== run A ==
==> flow/design.v <==
`timescale 1ns / 10ps
module fir(
    input clk,                               
    input signed [15:0] noisy_signal,        
    output signed [15:0] filtered_signal     
);
    integer i, j;
    localparam [143:0] COEFFS = {16'h04F6,    
                                 16'h0AE4,    
                                 16'h1089,    
                                 16'h1469,    
                                 16'h160F,    
                                 16'h1496,    
                                 16'h1089,    
                                 16'h0AE4,    
                                 16'h04F6};   
    reg signed [15:0] delayed_signal [0:8];
    reg signed [31:0] prod  [0:8];
    reg signed [32:0] sum_0 [0:4];
    reg signed [33:0] sum_1 [0:2];
    reg signed [34:0] sum_2 [0:1];
    reg signed [35:0] sum_3;
    always @(posedge clk) begin
        delayed_signal[0] <= noisy_signal;
        for (i = 1; i <= 8; i = i + 1) begin
            delayed_signal[i] <= delayed_signal[i - 1];
        end
    end
    always @(posedge clk) begin
        for (j = 0; j <= 8; j = j + 1) begin
            prod[j] <= delayed_signal[j] * $signed(COEFFS[16*j +: 16]);
        end
    end
    always @(posedge clk) begin
        sum_0[0] <= prod[0] + prod[1];
        sum_0[1] <= prod[2] + prod[3];
        sum_0[2] <= prod[4] + prod[5];
        sum_0[3] <= prod[6] + prod[7];
        sum_0[4] <= prod[8];
    end
    always @(posedge clk) begin
        sum_1[0] <= sum_0[0] + sum_0[1];
        sum_1[1] <= sum_0[2] + sum_0[3];
        sum_1[2] <= sum_0[4];
    end
    always @(posedge clk) begin
        sum_2[0] <= sum_1[0] + sum_1[1];
        sum_2[1] <= sum_1[2];
    end
    always @(posedge clk) begin
        sum_3 <= sum_2[0] + sum_2[1];
    end
    assign filtered_signal = $signed(sum_3[35:14]);
endmodule
make LEC_CHECK=0 CAP_MARGIN=20 CORE_MARGIN=2 CORE_UTILIZATION=72 CTS_CLUSTER_DIAMETER=400 CTS_CLUSTER_SIZE=10 PLACE_DENSITY=0.39 SETUP_SLACK_MARGIN=0.48 SLEW_MARGIN=20 finish   # period 1.64 ns
run.sh (not shown) runs the stock make flow with config.mk's settings and CLKGATE_MAP_FILE=.
FAIL run A @ 4_1_cts: tool exited with error
### run A -> run B
==> flow/config.mk <==
export PLATFORM = sky130hd
export DESIGN_NAME = fir
export DESIGN_NICKNAME = fir
export VERILOG_FILES = /design/flow/design.v
export SDC_FILE = /design/flow/constraint.sdc
export NUM_CORES = 4
export LEC_CHECK = 0
export CAP_MARGIN = 20
export CORE_MARGIN = 2
export CORE_UTILIZATION = 17
export SLEW_MARGIN = 20
==> flow/constraint.sdc <==
create_clock -name core_clock -period 5.7 [get_ports {clk}]
set_input_delay 1.1400 -clock core_clock [delete_from_list [all_inputs] [get_ports {clk}]]
set_output_delay 1.1400 -clock core_clock [all_outputs]
set_load 0.01 [all_outputs]
--- outcome ---
Run B finished all stages; the layout is clean.
Comparing run B against run A, there is no change at all in area of the mapped netlist.
The higher height of the die of run A and run B is in run B.
Reported for run A and run B, area fraction in and, or, nand and nor cells after synthesis turned out identical to the last digit.
Detailed placement HPWL in run B is about 40% below run A.
Looking at starting density of the core across run A and run B, the one that comes out lower is run B.
Summary: with run A as the reference, horizontal die dimension in run B moved up by more than 100%.
Relative to run A, the number of rows created at floorplan measured on run B has increased by more than 100%.
Compared with run A, run B shows a higher number of placed cells counting well taps.
For the die size, run B came in 320% higher than run A did.
> inputs changed (run B -> run C)
-- flow/config.mk --
<<< run B, line 7
export LEC_CHECK = 0
export CAP_MARGIN = 20
export CORE_MARGIN = 2
export CORE_UTILIZATION = 17
export SLEW_MARGIN = 20
>>> run C, line 7
export LEC_CHECK = 0
export CAP_MARGIN = 20
export CORE_MARGIN = 6
export CORE_UTILIZATION = 40
export MIN_ROUTING_LAYER = met1
export PLACE_DENSITY_LB_ADDON = 0.02
export SLEW_MARGIN = 20
==> flow/constraint.sdc <==
create_clock -name core_clock -period 6.0 [get_ports {clk}]
set_input_delay 1.2000 -clock core_clock [delete_from_list [all_inputs] [get_ports {clk}]]
set_output_delay 1.2000 -clock core_clock [all_outputs]
set_load 0.01 [all_outputs]
Notes after the runs:
Diff run C..run B | post-synthesis mux area share | unchanged
Lower total length of routed met2 wires goes to run B over run C.
Between run C and run B, the difference in non-clock buffer share of cell area is negligible.
Final worst slack was lower in the run labelled run C.
For run C, the end point of the critical path was prod[0][27], unlike run B, where it was prod[1][28].
Re data arrival time of the critical path: run C and run B aren't equal, and the lower value belongs to run B.
Here is what was changed in the inputs of run D compared with run C.
==> flow/config.mk <==
export PLATFORM = sky130hd
export DESIGN_NAME = fir
export DESIGN_NICKNAME = fir
export VERILOG_FILES = /design/flow/design.v
export SDC_FILE = /design/flow/constraint.sdc
export NUM_CORES = 4
export LEC_CHECK = 0
export CAP_MARGIN = 20
export CORE_MARGIN = 2
export CORE_UTILIZATION = 66
export PLACE_DENSITY = 0.35
export SLEW_MARGIN = 20
==> flow/constraint.sdc <==
create_clock -name core_clock -period 5.05 [get_ports {clk}]
set_input_delay 1.0100 -clock core_clock [delete_from_list [all_inputs] [get_ports {clk}]]
set_output_delay 1.0100 -clock core_clock [all_outputs]
set_load 0.01 [all_outputs]
## What came out
Run D ran in full, but the layout does not pass; the checks complain about negative setup slack.
Run D vs run C, slowest stage cell on the critical path: sky130_fd_sc_hd__fa_1 vs sky130_fd_sc_hd__dfxtp_1
Diff run C -> run D: count of vias placed by the detailed router up 1874, final setup slack of the worst path lost 500 ps.
Diff run C -> run D: fmax rose 8.5%.
Run C → run D: number of cells in the design after placement decreased by about 6.6% relative to the old numbers, total of fill cells in the finished design moved down, area of placed instances saw an increase.
Relative to run C, period utilization has gone up in run D.
For core area, dividing the value from run D by the value from run C gives 0.61.

========
// fir: RTL as listed in full above, without the edits since
export LEC_CHECK = 0
export ABC_AREA = 1
export CAP_MARGIN = 20
export CORE_ASPECT_RATIO = 1.41
export CORE_MARGIN = 2
export CORE_UTILIZATION = 72
export CTS_CLUSTER_DIAMETER = 329
export CTS_CLUSTER_SIZE = 81
export PLACE_DENSITY = 0.37
export SLEW_MARGIN = 20
create_clock -name core_clock -period 3.31 [get_ports {clk}]
The starting point died in 5_1_grt, error GRT-0116.
==> next run, changes <==
CORE_ASPECT_RATIO = unset   (was 1.41)
CTS_CLUSTER_DIAMETER = 231   (was 329)
CTS_CLUSTER_SIZE = 41   (was 81)
PLACE_DENSITY = unset   (was 0.37)
PLACE_DENSITY_LB_ADDON = 0.21   (was unset)
clock period = 1.21 ns   (was 3.31 ns; I/O delays follow)
This time the run died in 4_1_cts with DPL-0038.
Area after synthesis does not change.
Synthesized cell count does not change.
Die area is about the same.
==> next run, changes <==
CTS_CLUSTER_DIAMETER = unset   (was 231)
CTS_CLUSTER_SIZE = unset   (was 41)
PLACE_DENSITY = 0.67   (was unset)
PLACE_DENSITY_LB_ADDON = unset   (was 0.21)
SETUP_SLACK_MARGIN = -0.07   (was unset)
clock period = 4.29 ns   (was 1.21 ns; I/O delays follow)
This time the run completed and failed the layout checks on setup timing.
Area after synthesis does not change.
Synthesized cell count stays the same.
Die area is unchanged.
==> next run, changes <==
ABC_AREA = unset   (was 1)
CORE_UTILIZATION = 40   (was 72)
PLACE_DENSITY = unset   (was 0.67)
SETUP_SLACK_MARGIN = unset   (was -0.07)
clock period = 6.0 ns   (was 4.29 ns; I/O delays follow)
What happened: This time the run completed with no timing, DRC or antenna violations. Utilization shrinks by 37 points. Maximum frequency shrinks by about a fifth. Routed wire length shrinks by well over a third. Setup slack improved by 780 ps. Clock skew grows by 23 ps. Final area shrinks by about a fifth. Hold slack is about the same.
